## ifft_top
module ifft_top 
     (
         input   wire           clk           ,                 
         input   wire           rst           ,                 
		 input   wire           ifft_enable   ,                 
		 input   wire  [15:0]   in_0_real     ,                 
         input   wire  [15:0]   in_1_real     ,                 
         input   wire  [15:0]   in_2_real     ,                 
         input   wire  [15:0]   in_3_real     ,                 
         input   wire  [15:0]   in_4_real     ,                 
         input   wire  [15:0]   in_5_real     ,                 
         input   wire  [15:0]   in_6_real     ,                 
         input   wire  [15:0]   in_7_real     ,                 
         input   wire  [15:0]   in_8_real     ,                 
         input   wire  [15:0]   in_9_real     ,                 
         input   wire  [15:0]   in_10_real    ,                 
         input   wire  [15:0]   in_11_real    ,                 
		 input   wire  [15:0]   in_0_imag     ,                 
         input   wire  [15:0]   in_1_imag     ,                 
         input   wire  [15:0]   in_2_imag     ,                 
         input   wire  [15:0]   in_3_imag     ,                 
         input   wire  [15:0]   in_4_imag     ,                 
         input   wire  [15:0]   in_5_imag     ,                 
         input   wire  [15:0]   in_6_imag     ,                 
         input   wire  [15:0]   in_7_imag     ,                 
         input   wire  [15:0]   in_8_imag     ,                 
         input   wire  [15:0]   in_9_imag     ,                 
         input   wire  [15:0]   in_10_imag    ,                 
         input   wire  [15:0]   in_11_imag    ,                 
		 output  wire  [15:0]   ifft_out_real ,                 
		 output  wire  [15:0]   ifft_out_imag ,                 
		 output  wire           finish                          
     );
Size in the first run: ~7700 cells after synthesis, about 1200 flip-flops.
clock: 10.8 ns
lec_check: 0
cap_margin: 35
cell_pad_in_sites_global_placement: 1
core_margin: 7
core_utilization: 40
gpl_routability_driven: 1
min_routing_layer: met1
setup_slack_margin: 1.86
slew_margin: 20
run.sh (not shown) runs the stock make flow with config.mk's settings and CLKGATE_MAP_FILE=.
The starting point completed and failed the layout checks on negative setup slack.
==> next run, changes <==
==> flow/config.mk (replaced) <==
export PLATFORM = sky130hd
export DESIGN_NAME = ifft_top
export DESIGN_NICKNAME = ifft_top
export VERILOG_FILES = /design/flow/design.v
export SDC_FILE = /design/flow/constraint.sdc
export NUM_CORES = 4
export LEC_CHECK = 0
export CAP_MARGIN = 20
export CORE_MARGIN = 2
export CORE_UTILIZATION = 62
export SLEW_MARGIN = 20
==> flow/constraint.sdc (replaced) <==
create_clock -name core_clock -period 15.1 [get_ports {clk}]
set_input_delay 3.0200 -clock core_clock [delete_from_list [all_inputs] [get_ports {clk}]]
set_output_delay 3.0200 -clock core_clock [all_outputs]
set_load 0.01 [all_outputs]
With this change the flow ran to the end with no violations.
Routed wire length goes down by roughly a tenth.
Synthesized cell count is unchanged.
Clock power goes down by a quarter to a third.

========
== middle ==
ifft_top again, from the RTL that the note above started with.
Design ifft_top, start of the top module:
module ifft_top 
     (
         input   wire           clk           ,                 
         input   wire           rst           ,                 
		 input   wire           ifft_enable   ,                 
		 input   wire  [15:0]   in_0_real     ,                 
         input   wire  [15:0]   in_1_real     ,                 
         input   wire  [15:0]   in_2_real     ,                 
         input   wire  [15:0]   in_3_real     ,                 
         input   wire  [15:0]   in_4_real     ,                 
         input   wire  [15:0]   in_5_real     ,                 
         input   wire  [15:0]   in_6_real     ,                 
         input   wire  [15:0]   in_7_real     ,                 
         input   wire  [15:0]   in_8_real     ,                 
         input   wire  [15:0]   in_9_real     ,                 
         input   wire  [15:0]   in_10_real    ,                 
         input   wire  [15:0]   in_11_real    ,                 
		 input   wire  [15:0]   in_0_imag     ,                 
         input   wire  [15:0]   in_1_imag     ,                 
         input   wire  [15:0]   in_2_imag     ,                 
         input   wire  [15:0]   in_3_imag     ,                 
         input   wire  [15:0]   in_4_imag     ,                 
         input   wire  [15:0]   in_5_imag     ,                 
         input   wire  [15:0]   in_6_imag     ,                 
         input   wire  [15:0]   in_7_imag     ,                 
         input   wire  [15:0]   in_8_imag     ,                 
         input   wire  [15:0]   in_9_imag     ,                 
         input   wire  [15:0]   in_10_imag    ,                 
         input   wire  [15:0]   in_11_imag    ,                 
		 output  wire  [15:0]   ifft_out_real ,                 
		 output  wire  [15:0]   ifft_out_imag ,                 
		 output  wire           finish                          
     );
clock: 7.79 ns
lec_check: 0
abc_area: 1
cap_margin: 20
core_margin: 5
core_utilization: 40
cts_cluster_diameter: 72
cts_cluster_size: 49
gpl_timing_driven: 0
hold_slack_margin: 0.04
min_routing_layer: met1
place_density_lb_addon: 0.28
setup_slack_margin: 0.9
slew_margin: 20
tns_end_percent: 80
Finished, but not clean: middle, with negative setup slack.
Relative to middle, the following input files were edited for south:
- removing GPL_TIMING_DRIVEN (formerly 0)
- changing CTS_CLUSTER_DIAMETER from 72 to 373
- removing MIN_ROUTING_LAYER (formerly met1)
- removing PLACE_DENSITY_LB_ADDON (formerly 0.28)
- changing CORE_MARGIN from 5 to 2
- removing CTS_CLUSTER_SIZE (formerly 49)
- changing CORE_UTILIZATION from 40 to 68
- removing TNS_END_PERCENT (formerly 80)
- removing HOLD_SLACK_MARGIN (formerly 0.04)
- removing SETUP_SLACK_MARGIN (formerly 0.9)
- changing the clock period (ns, I/O delays scaled along) from 7.79 to 6.77
==> comparison <==
STATUS run=south STAGES=ALL_DONE FINAL_CHECKS=FAILED CAUSE=negative setup slack. Changes observed in south relative to middle: global-route wire length before repair down 3.0%; met3 track demand over resource in global routing up 7.7 points; power up 0.0031 W; signed area change from the synthesized netlist to the final layout up 3.3 points. Going from middle to south, the total setup violations reported at the end of the flow was found to have gone down by 32. Summary — met1 usage, south relative to middle: higher, by 21 points. Of south and middle, it is south that has the lower combinational group share of total power. south: utilization higher than middle. south vs middle — number of cells after detailed placement dropped 420. Post-route fraction of the period consumed by the critical path: south higher than middle.

========
## lagoon
Starting RTL as in the previous note.
make LEC_CHECK=0 CAP_MARGIN=10 CORE_MARGIN=2 CORE_UTILIZATION=40 CTS_CLUSTER_SIZE=65 HOLD_SLACK_MARGIN=0.03 MIN_ROUTING_LAYER=met2 PLACE_DENSITY_LB_ADDON=0.28 SLEW_MARGIN=20 finish   # period 7.79 ns
Finished, but not clean: lagoon, with negative setup slack.
The inputs of willow differ from those of lagoon as listed below.
Settings: CORE_UTILIZATION: 40 -> 52; TNS_END_PERCENT: unset -> 10; MIN_ROUTING_LAYER: met2 -> unset; HOLD_SLACK_MARGIN: 0.03 -> unset; PLACE_DENSITY_LB_ADDON: 0.28 -> unset; CTS_CLUSTER_SIZE: 65 -> unset; CAP_MARGIN: 10 -> 20; the clock period (ns, I/O delays scaled along): 7.79 -> 13.3.
--- outcome ---
- In willow the implementation completed, yet the final layout does not meet the checks, the culprit being negative setup slack.
- The aggregate routed wire length of willow was superior to that of lagoon.
- willow against lagoon: combinational power moved down; number of gates on the worst path with buffers counted moved up.
Modified inputs, maple compared to willow
Settings: clearing TNS_END_PERCENT, which used to be 10; putting CTS_CLUSTER_DIAMETER at 398 where nothing was set; swapping 13.3 for 13.0 in the clock period (ns, I/O delays scaled along).
==> results <==
- The flow completed for maple, but it is not clean: the layout still shows negative setup slack.
- Per the comparison of maple with willow, non-clock buffer count rose by about 33%; count of clock buffers in the final design rose by 20.
- The lower final count of negative-setup-slack endpoints came out of willow.
- Compared to willow, maple shows a narrower setup margin.
Inputs modified between maple and tundra:
Settings: removing CTS_CLUSTER_DIAMETER (formerly 398); setting SETUP_SLACK_MARGIN to 1.39 for the first time; setting CTS_CLUSTER_SIZE to 54 for the first time; changing CORE_UTILIZATION from 52 to 71.
### Flow results
| shortest period the worst path allows | tundra vs maple | worse |. Taking maple as the reference point, the standby leakage power of tundra falls by about 1.4%. Synthesized-area fraction occupied by xor and xnor cells came out exactly the same in maple and tundra. The flow for tundra finished, though final verification flagged negative setup slack. Delta (tundra minus maple): post-CTS resize count increased by 91 relative to the old numbers; logic depth of the worst path, buffers included closely matched the old numbers; via count of the first global-routing pass increased by 7680 relative to the old numbers; clock network fraction of design power increased by 0.5 points relative to the old numbers; flop share of the area increased by 0.41 points relative to the old numbers. First-pass detailed-route iteration total ends up lower on maple. As of tundra, clock power had risen by a few percent compared to maple. Multi-input logic portion of the cell area, maple and tundra: smaller value in maple. Run comparison: maple launching element of the worst setup path control_unit.current_state[2]; tundra launching element of the worst setup path control_unit.current_state[1].
#### Input delta (onyx over tundra)
Settings: CORE_UTILIZATION now 52, was 71; CTS_CLUSTER_SIZE now 99, was 54; SETUP_SLACK_MARGIN no longer set, was 1.39.
[summary]
In onyx the number of global-route vias before repair turned out 7746 lower than in tundra. onyx ends up with a total number of cells along the worst setup path that is 7.3% higher than in tundra. Reported for onyx and tundra, fraction of the mapped netlist area in compound gates turned out identical to the last digit. Diff tundra -> onyx: fraction of the core area occupied by cells at floorplan lost 19 points, detailed-route DRC error count neither gained nor lost much. Measured against each other, onyx and tundra differ in clock share of power, the higher figure coming from tundra. tundra has a lower setup slack than onyx. Compared with tundra, onyx degrades static power due to leakage. Compared with tundra, onyx shows wire length of the first global-routing pass that has gone down by a few percent. Relative to tundra, onyx degrades cell area. No crash in onyx: every stage finished, but the layout fails its final checks due to negative setup slack. Comparing the two runs side by side, onyx comes out ahead of tundra on initial detailed-routing violation count.

========
Setup of run 1:
ifft_top again, from the RTL that the note above started with.
==> flow/design.v (excerpt) <==
module ifft_top 
     (
         input   wire           clk           ,                 
         input   wire           rst           ,                 
		 input   wire           ifft_enable   ,                 
		 input   wire  [15:0]   in_0_real     ,                 
         input   wire  [15:0]   in_1_real     ,                 
         input   wire  [15:0]   in_2_real     ,                 
         input   wire  [15:0]   in_3_real     ,                 
         input   wire  [15:0]   in_4_real     ,                 
         input   wire  [15:0]   in_5_real     ,                 
         input   wire  [15:0]   in_6_real     ,                 
         input   wire  [15:0]   in_7_real     ,                 
         input   wire  [15:0]   in_8_real     ,                 
         input   wire  [15:0]   in_9_real     ,                 
         input   wire  [15:0]   in_10_real    ,                 
         input   wire  [15:0]   in_11_real    ,                 
		 input   wire  [15:0]   in_0_imag     ,                 
         input   wire  [15:0]   in_1_imag     ,                 
         input   wire  [15:0]   in_2_imag     ,                 
         input   wire  [15:0]   in_3_imag     ,                 
         input   wire  [15:0]   in_4_imag     ,                 
         input   wire  [15:0]   in_5_imag     ,                 
         input   wire  [15:0]   in_6_imag     ,                 
         input   wire  [15:0]   in_7_imag     ,                 
         input   wire  [15:0]   in_8_imag     ,                 
         input   wire  [15:0]   in_9_imag     ,                 
         input   wire  [15:0]   in_10_imag    ,                 
         input   wire  [15:0]   in_11_imag    ,                 
		 output  wire  [15:0]   ifft_out_real ,                 
		 output  wire  [15:0]   ifft_out_imag ,                 
		 output  wire           finish                          
     );
Settings: LEC_CHECK=0, CAP_MARGIN=20, CORE_MARGIN=2, CORE_UTILIZATION=71, CTS_CLUSTER_SIZE=54, MAX_ROUTING_LAYER=met4, SETUP_SLACK_MARGIN=-0.21, SLEW_MARGIN=20; clock period 10.1 ns.
Run 1 did not finish; a tool error ended it in global routing.
Input-level comparison between run 2 and run 1:
- clearing CTS_CLUSTER_SIZE, which used to be 54
- swapping 71 for 9 in CORE_UTILIZATION
- clearing SETUP_SLACK_MARGIN, which used to be -0.21
- clearing MAX_ROUTING_LAYER, which used to be met4
- swapping 10.1 for 16.3 in the clock period (ns, I/O delays scaled along)
Findings:
Sort run 2 and run 1 by vertical die dimension asc -> top: run 1
Higher floorplan core density among run 2 and run 1: run 1
On area after synthesis, run 2 and run 1 are neck and neck.
Run 2 did not stop at any stage, and its layout met the timing, DRC and antenna checks.
The following lists how run 3 was set up differently from run 2:
- an added SETUP_SLACK_MARGIN of 1.77
- a change of CORE_UTILIZATION from 9 to 40
- a change of the clock period (ns, I/O delays scaled along) from 16.3 to 13.5
- Delta (run 3 minus run 2): placed instance count fell 9,061; cell count fell 45%; worst setup margin fell 0.20 ns; clock network fraction of design power rose 0.8 points; longest individual stage delay on the worst path fell 0.20 ns.
[inputs] run 4 vs run 3
- CORE_UTILIZATION: 40 -> 58
- SETUP_SLACK_MARGIN: 1.77 -> 2.52
- the clock period (ns, I/O delays scaled along): 13.5 -> 8.72
- STATUS run=run 4 STAGES=ALL_DONE FINAL_CHECKS=FAILED CAUSE=negative setup slack
- A timing startpoint of the critical path of control_unit.current_state[2]$_DFF_PN0_ is what run 4 shows, while control_unit.current_state[1]$_DFF_PN0_ belongs to run 3.
- Re layout-stage area growth over the synthesis result: run 4 is 4.9 points up on run 3.
- Looking at wire length, run 4 sits 3.0% higher than run 3 does.
- Compared with run 3, in run 4 total power up 4100 uW; hold slack lost 0.027 ns; via count of the routed design climbed 3,455; total of buffers placed on input and output ports about even; placed wire-length estimate after detailed placement went up 7.9%.
- Run 4 ends up with higher clock buffer count in the final layout than run 3 does.
Input-level comparison between run 5 and run 4:
- swapping 2.52 for 2.37 in SETUP_SLACK_MARGIN
- swapping 8.72 for 8.15 in the clock period (ns, I/O delays scaled along)
--- outcome ---
- Run 5 had finished all stages when the layout checks came back failing, citing negative setup slack.
- STATUS post-DP HPWL: run 5 wins against run 4
- Run 5 against run 4: number of nets in the layout about even, fraction of the core area covered by cells at the end of the flow fell 0.17 points.
--- input diff run 5..run 6 ---
- CORE_UTILIZATION changed from 58 to 69
- CTS_CLUSTER_SIZE newly set to 24
- the clock period (ns, I/O delays scaled along) changed from 8.15 to 12.9
## What came out
Final-layout fill cell count shrinks by more than a quarter when moving from run 5 to run 6. Lower power share of the combinational group among run 5 and run 6: run 5. [compare] base=run 5 new=run 6: power consumption went down by about 36%, die outline area went down by 16%, standby leakage power went down by 4.7%, global-route usage over all layers went up by 7.7 points. Although it ran to completion, run 6 produced a layout that fails the final checks because of negative setup slack. Compared with run 5, in run 6 met3 usage in global routing rose 4.7 points, actual slew at the worst max-slew pin about even, relative slew slack fell 0.76 points. A cell with the largest stage delay on the worst path of fa_2 is what run 5 shows, while fa_1 belongs to run 6.

========
== lane 1 ==
ifft_top again, from the RTL that the note above started with.
export LEC_CHECK = 0
export CAP_MARGIN = 20
export CELL_PAD_IN_SITES_GLOBAL_PLACEMENT = 0
export CORE_ASPECT_RATIO = 1.12
export CORE_MARGIN = 2
export CORE_UTILIZATION = 71
export CTS_CLUSTER_SIZE = 65
export GPL_ROUTABILITY_DRIVEN = 1
export GPL_TIMING_DRIVEN = 1
export MAX_ROUTING_LAYER = met4
export MIN_ROUTING_LAYER = met1
export PLACE_DENSITY_LB_ADDON = 0.01
export SETUP_SLACK_MARGIN = 3.99
export SLEW_MARGIN = 15
export TNS_END_PERCENT = 40
create_clock -name core_clock -period 13.7 [get_ports {clk}]
For lane 2, these inputs were changed with respect to lane 1:
==> flow/config.mk <==
export PLATFORM = sky130hd
export DESIGN_NAME = ifft_top
export DESIGN_NICKNAME = ifft_top
export VERILOG_FILES = /design/flow/design.v
export SDC_FILE = /design/flow/constraint.sdc
export NUM_CORES = 4
export LEC_CHECK = 0
export CAP_MARGIN = 20
export CELL_PAD_IN_SITES_GLOBAL_PLACEMENT = 1
export CORE_ASPECT_RATIO = 1.12
export CORE_MARGIN = 2
export CORE_UTILIZATION = 60
export CTS_CLUSTER_SIZE = 65
export GPL_ROUTABILITY_DRIVEN = 0
export GPL_TIMING_DRIVEN = 1
export MAX_ROUTING_LAYER = met5
export MIN_ROUTING_LAYER = met1
export PLACE_DENSITY_LB_ADDON = 0.01
export SETUP_SLACK_MARGIN = 2.65
export SLEW_MARGIN = 15
export TNS_END_PERCENT = 40
==> flow/constraint.sdc <==
create_clock -name core_clock -period 9.11 [get_ports {clk}]
set_input_delay 1.8220 -clock core_clock [delete_from_list [all_inputs] [get_ports {clk}]]
set_output_delay 1.8220 -clock core_clock [all_outputs]
set_load 0.01 [all_outputs]
==> comparison <==
Although it ran to completion, lane 2 produced a layout that fails the final checks because of setup timing.
Of the two values seen for worst setup path startpoint, control_unit.current_state[1] was produced by lane 2 and control_unit.current_state[2] by lane 1.
Area share of buffers outside the clock network is lower on lane 1
From lane 1 to lane 2 the numbers moved as follows: layout-stage area growth over the synthesis result up 5.1 points, count of clock-buffer cells in the layout down about 7%, post-layout period usage of the worst path up 40 points, logic depth of the worst register-to-register path down about 7%.
Lane 1 → lane 2: synthesized cell count about even, power density over the cells higher, total power consumption of the routed design increased about 50%, overall routed net length shows a reduction of 27000 µm, die size increased about 18%.
#### Input delta (lane 3 over lane 2)
==> flow/config.mk <==
export PLATFORM = sky130hd
export DESIGN_NAME = ifft_top
export DESIGN_NICKNAME = ifft_top
export VERILOG_FILES = /design/flow/design.v
export SDC_FILE = /design/flow/constraint.sdc
export NUM_CORES = 4
export LEC_CHECK = 0
export CAP_MARGIN = 20
export CORE_MARGIN = 2
export CORE_UTILIZATION = 71
export CTS_CLUSTER_SIZE = 54
export PLACE_DENSITY_LB_ADDON = 0.01
export SETUP_SLACK_MARGIN = 3.84
export SLEW_MARGIN = 20
export TNS_END_PERCENT = 40
==> flow/constraint.sdc <==
create_clock -name core_clock -period 13.0 [get_ports {clk}]
set_input_delay 2.6000 -clock core_clock [delete_from_list [all_inputs] [get_ports {clk}]]
set_output_delay 2.6000 -clock core_clock [all_outputs]
set_load 0.01 [all_outputs]
==> comparison <==
- Ran to the end and failed final checks on setup timing: lane 3.
- Lane 2 finished every stage; the final checks, however, were not passed, the failures being setup timing.
- [compare] base=lane 2 new=lane 3: count of clock-net buffers in the final layout rose 9, largest net degree at the start of global routing dropped 19, chip area line of the yosys report flat, utilization after layout shows an increase of 12 points.
- Per the comparison of lane 3 with lane 2, routed wire length per instance increased by 18% relative to the old numbers; internal power consumption has decreased; area of all placed cells without fillers lost 2.3%; non-clock buffer count went down 314.
- Between lane 2 and lane 3, the flow reports first-pass GRT wire length increasing by a little under 10%.
- Lane 3: overall routing resource usage is 10 points higher than what lane 2 reported.
- The placement-stage worst setup slack of lane 3 was superior to that of lane 2.
Relative to lane 3, the following input files were edited for lane 4:
diff --git a/flow/config.mk b/flow/config.mk
--- a/flow/config.mk
+++ b/flow/config.mk
@@ -10,6 +10,5 @@
 export CORE_UTILIZATION = 71
 export CTS_CLUSTER_SIZE = 54
-export PLACE_DENSITY_LB_ADDON = 0.01
-export SETUP_SLACK_MARGIN = 3.84
+export MAX_ROUTING_LAYER = met4
+export SETUP_SLACK_MARGIN = -0.51
 export SLEW_MARGIN = 20
-export TNS_END_PERCENT = 40
==> flow/constraint.sdc <==
create_clock -name core_clock -period 7.48 [get_ports {clk}]
set_input_delay 1.4960 -clock core_clock [delete_from_list [all_inputs] [get_ports {clk}]]
set_output_delay 1.4960 -clock core_clock [all_outputs]
set_load 0.01 [all_outputs]
Findings:
Status for lane 3 and lane 4: no clean run. global routing (5_1_grt): lane 4 exited with error. | core outline area | lane 4 vs lane 3 | ≈ equal |. Lane 4 has count of placed standard cells including taps above what lane 3 had. Total cell area at the placement stage sits higher in lane 4 than in lane 3. Relative to lane 3, number of setup buffers added after CTS has increased by about 24% in lane 4. Going from lane 3 to lane 4, the number of CTS-inserted buffers was found to have gone up by 2.
Power figures rest on the tool's default switching activity, not on a simulated workload.
